Setup of JK:
Design compl_mul, start of the top module:
module compl_mul(
   input logic clk_i, 
   input logic srst_i,
   input logic signed [17:0]data_a_i_i,   
   input logic signed [17:0]data_a_q_i,   
   input logic signed [17:0]data_b_i_i,   
   input logic signed [17:0]data_b_q_i,   
   output  logic signed  [36:0]data_i_o,    
   output  logic signed [36:0]data_q_o     
   );
Size in the first run: ~5400 cells after synthesis, roughly 74 flip-flops, roughly 51000 um2 of cells after synthesis.
Settings: LEC_CHECK=0, CAP_MARGIN=20, CORE_MARGIN=2, CORE_UTILIZATION=72, CTS_CLUSTER_SIZE=31, PLACE_DENSITY=0.64, SETUP_SLACK_MARGIN=2.84, SLEW_MARGIN=20; clock period 11.1 ns.
run.sh (not shown) runs the stock make flow with config.mk's settings and CLKGATE_MAP_FILE=.
JK: done, clean on timing, DRC and antenna
Changes in MS relative to JK:
diff --git a/flow/config.mk b/flow/config.mk
--- a/flow/config.mk
+++ b/flow/config.mk
@@ -10,4 +10 @@
-export CORE_UTILIZATION = 72
-export CTS_CLUSTER_SIZE = 31
-export PLACE_DENSITY = 0.64
-export SETUP_SLACK_MARGIN = 2.84
+export CORE_UTILIZATION = 40
==> flow/constraint.sdc <==
create_clock -name core_clock -period 11.8 [get_ports {clk_i}]
set_input_delay 2.3600 -clock core_clock [delete_from_list [all_inputs] [get_ports {clk_i}]]
set_output_delay 2.3600 -clock core_clock [all_outputs]
set_load 0.01 [all_outputs]
### Flow results
Headroom to the max-slew limit was lower in the run labelled MS.
MS vs. JK: number of non-clock buffers now sits lower, total wire length now sits lower.
JK → MS: total half-perimeter wirelength after legalization and detailed placement now sits lower.
--- input diff MS..AL ---
diff --git a/flow/config.mk b/flow/config.mk
--- a/flow/config.mk
+++ b/flow/config.mk
@@ -10 +10,3 @@
-export CORE_UTILIZATION = 40
+export CORE_UTILIZATION = 70
+export CTS_CLUSTER_SIZE = 37
+export MAX_ROUTING_LAYER = met4
==> flow/constraint.sdc <==
create_clock -name core_clock -period 8.0 [get_ports {clk_i}]
set_input_delay 1.6000 -clock core_clock [delete_from_list [all_inputs] [get_ports {clk_i}]]
set_output_delay 1.6000 -clock core_clock [all_outputs]
set_load 0.01 [all_outputs]
Notes after the runs:
AL ran in full, but the layout does not pass; the checks complain about negative setup slack. AL falls short of MS in worst setup slack. Between AL and MS, the setup violation total in the final timing report is higher for AL. In AL, sequential share of layout area is lower than in MS.
Input-level comparison between TR and AL:
diff --git a/flow/config.mk b/flow/config.mk
--- a/flow/config.mk
+++ b/flow/config.mk
@@ -8 +8 @@
-export CAP_MARGIN = 20
+export CAP_MARGIN = 35
@@ -10,2 +10 @@
-export CORE_UTILIZATION = 70
-export CTS_CLUSTER_SIZE = 37
+export CORE_UTILIZATION = 72
==> flow/constraint.sdc <==
create_clock -name core_clock -period 7.97 [get_ports {clk_i}]
set_input_delay 1.5940 -clock core_clock [delete_from_list [all_inputs] [get_ports {clk_i}]]
set_output_delay 1.5940 -clock core_clock [all_outputs]
set_load 0.01 [all_outputs]
### Flow results
TR did not finish; a tool error ended it in global routing. | AL | all stages done | FAIL | negative setup slack |. Comparing AL against TR, there is no change at all in count of flip-flops with a built-in enable after synthesis. Going from AL to TR, number of setup buffers added after CTS decreased 14%, number of instances in the placed design fell by 30, area fraction in mux cells about even, post-place instance area stayed essentially flat. Floorplan check, TR vs AL: die outline smaller in TR. Global placer's final weighted congestion sits higher in TR than in AL. Diff TR..AL | count of hold buffers inserted by post-cts repair | unchanged. For synthesized cell count, TR and AL come out practically identical. AL → TR: number of clock buffers inserted by TritonCTS level, horizontal die size lower.

The RTL this note starts from:
==> flow/design.v <==
`timescale 1ns / 1ps
module compl_mul(
   input logic clk_i, 
   input logic srst_i,
   input logic signed [17:0]data_a_i_i,   
   input logic signed [17:0]data_a_q_i,   
   input logic signed [17:0]data_b_i_i,   
   input logic signed [17:0]data_b_q_i,   
   output  logic signed  [36:0]data_i_o,    
   output  logic signed [36:0]data_q_o     
   );
   logic signed [35:0] prod_ii, prod_iq, prod_qi, prod_qq;
   assign prod_ii = data_a_i_i * data_b_i_i;
   assign prod_qq = data_a_q_i * data_b_q_i;
   assign prod_iq = data_a_i_i * data_b_q_i;
   assign prod_qi = data_a_q_i * data_b_i_i;
   always_ff@(posedge clk_i) begin
       if(srst_i)begin
           data_i_o<=0;
           data_q_o<=0;
       end
       else begin
           data_i_o<=prod_ii-prod_qq;
           data_q_o<=prod_iq+prod_qi;
       end
   end
endmodule
Settings: LEC_CHECK=0, ABC_AREA=0, CAP_MARGIN=20, CELL_PAD_IN_SITES_GLOBAL_PLACEMENT=1, CORE_ASPECT_RATIO=1.27, CORE_MARGIN=2, CORE_UTILIZATION=50, CTS_CLUSTER_DIAMETER=75, CTS_CLUSTER_SIZE=31, SLEW_MARGIN=20, TNS_END_PERCENT=20; clock period 16.0 ns.
Rerun with:
ABC_AREA = 1   (was 0)
CAP_MARGIN = 10   (was 20)
CELL_PAD_IN_SITES_GLOBAL_PLACEMENT = default   (was 1)
CORE_ASPECT_RATIO = default   (was 1.27)
CORE_UTILIZATION = 40   (was 50)
CTS_CLUSTER_DIAMETER = default   (was 75)
CTS_CLUSTER_SIZE = default   (was 31)
TNS_END_PERCENT = default   (was 20)
Result: Hold slack is better by 0.57 ns. Final cell count is higher by 22%. Global-route usage is lower by 1.8 points. Wire length grows by about 27%.
Rerun with:
ABC_AREA = 0   (was 1)
CAP_MARGIN = 20   (was 10)
CELL_PAD_IN_SITES_GLOBAL_PLACEMENT = 1   (was default)
CORE_ASPECT_RATIO = 0.5   (was default)
CORE_MARGIN = 8   (was 2)
CORE_UTILIZATION = 60   (was 40)
CTS_CLUSTER_DIAMETER = 377   (was default)
CTS_CLUSTER_SIZE = 97   (was default)
PLACE_DENSITY = 0.53   (was default)
TNS_END_PERCENT = 20   (was default)
=> Routed wire length shrinks by about a fifth; non-clock buffer count grows by 7; area after synthesis shrinks by a few percent; flip-flop count does not change; global-route usage grows by 5.0 points; cell count shrinks by about a fifth; via count shrinks by roughly a tenth; critical path depth shrinks by 1.
Rerun with:
ABC_AREA = default   (was 0)
CAP_MARGIN = 40   (was 20)
CELL_PAD_IN_SITES_GLOBAL_PLACEMENT = default   (was 1)
CORE_ASPECT_RATIO = default   (was 0.5)
CORE_MARGIN = 2   (was 8)
CORE_UTILIZATION = 47   (was 60)
CTS_CLUSTER_DIAMETER = default   (was 377)
CTS_CLUSTER_SIZE = default   (was 97)
GPL_ROUTABILITY_DRIVEN = 0   (was default)
GPL_TIMING_DRIVEN = 0   (was default)
PLACE_DENSITY = default   (was 0.53)
SETUP_SLACK_MARGIN = 3.98   (was default)
TNS_END_PERCENT = default   (was 20)
=> The changed run finished clean. Setup slack gains 0.36 ns. Routed wire length goes up by about 30%. Cell count goes up by 9.3%. Flip-flop count is unchanged.
Rerun with:
CAP_MARGIN = 20   (was 40)
CORE_UTILIZATION = 25   (was 47)
GPL_ROUTABILITY_DRIVEN = default   (was 0)
GPL_TIMING_DRIVEN = default   (was 0)
SETUP_SLACK_MARGIN = default   (was 3.98)
clock period = 11.8 ns   (was 16.0 ns; I/O delays follow)
Effect: The new run passed the timing, design-rule and antenna checks; global-route usage drops by 19 points; design area increases by 0.75%; count of clock-buffer cells in the layout is lower by 1; non-clock buffer count came out lower by 220.
Rerun with:
CORE_UTILIZATION = 40   (was 25)
clock period = 16.0 ns   (was 11.8 ns; I/O delays follow)
The changed run produced a clean layout.
Die size drops by about 37%.
Synthesized cell count does not change.
Design area is lower by about 3.4%.
Non-clock buffer count fell by 67.
Hold slack improved by 0.75 ns.
Utilization rose by 15 points.
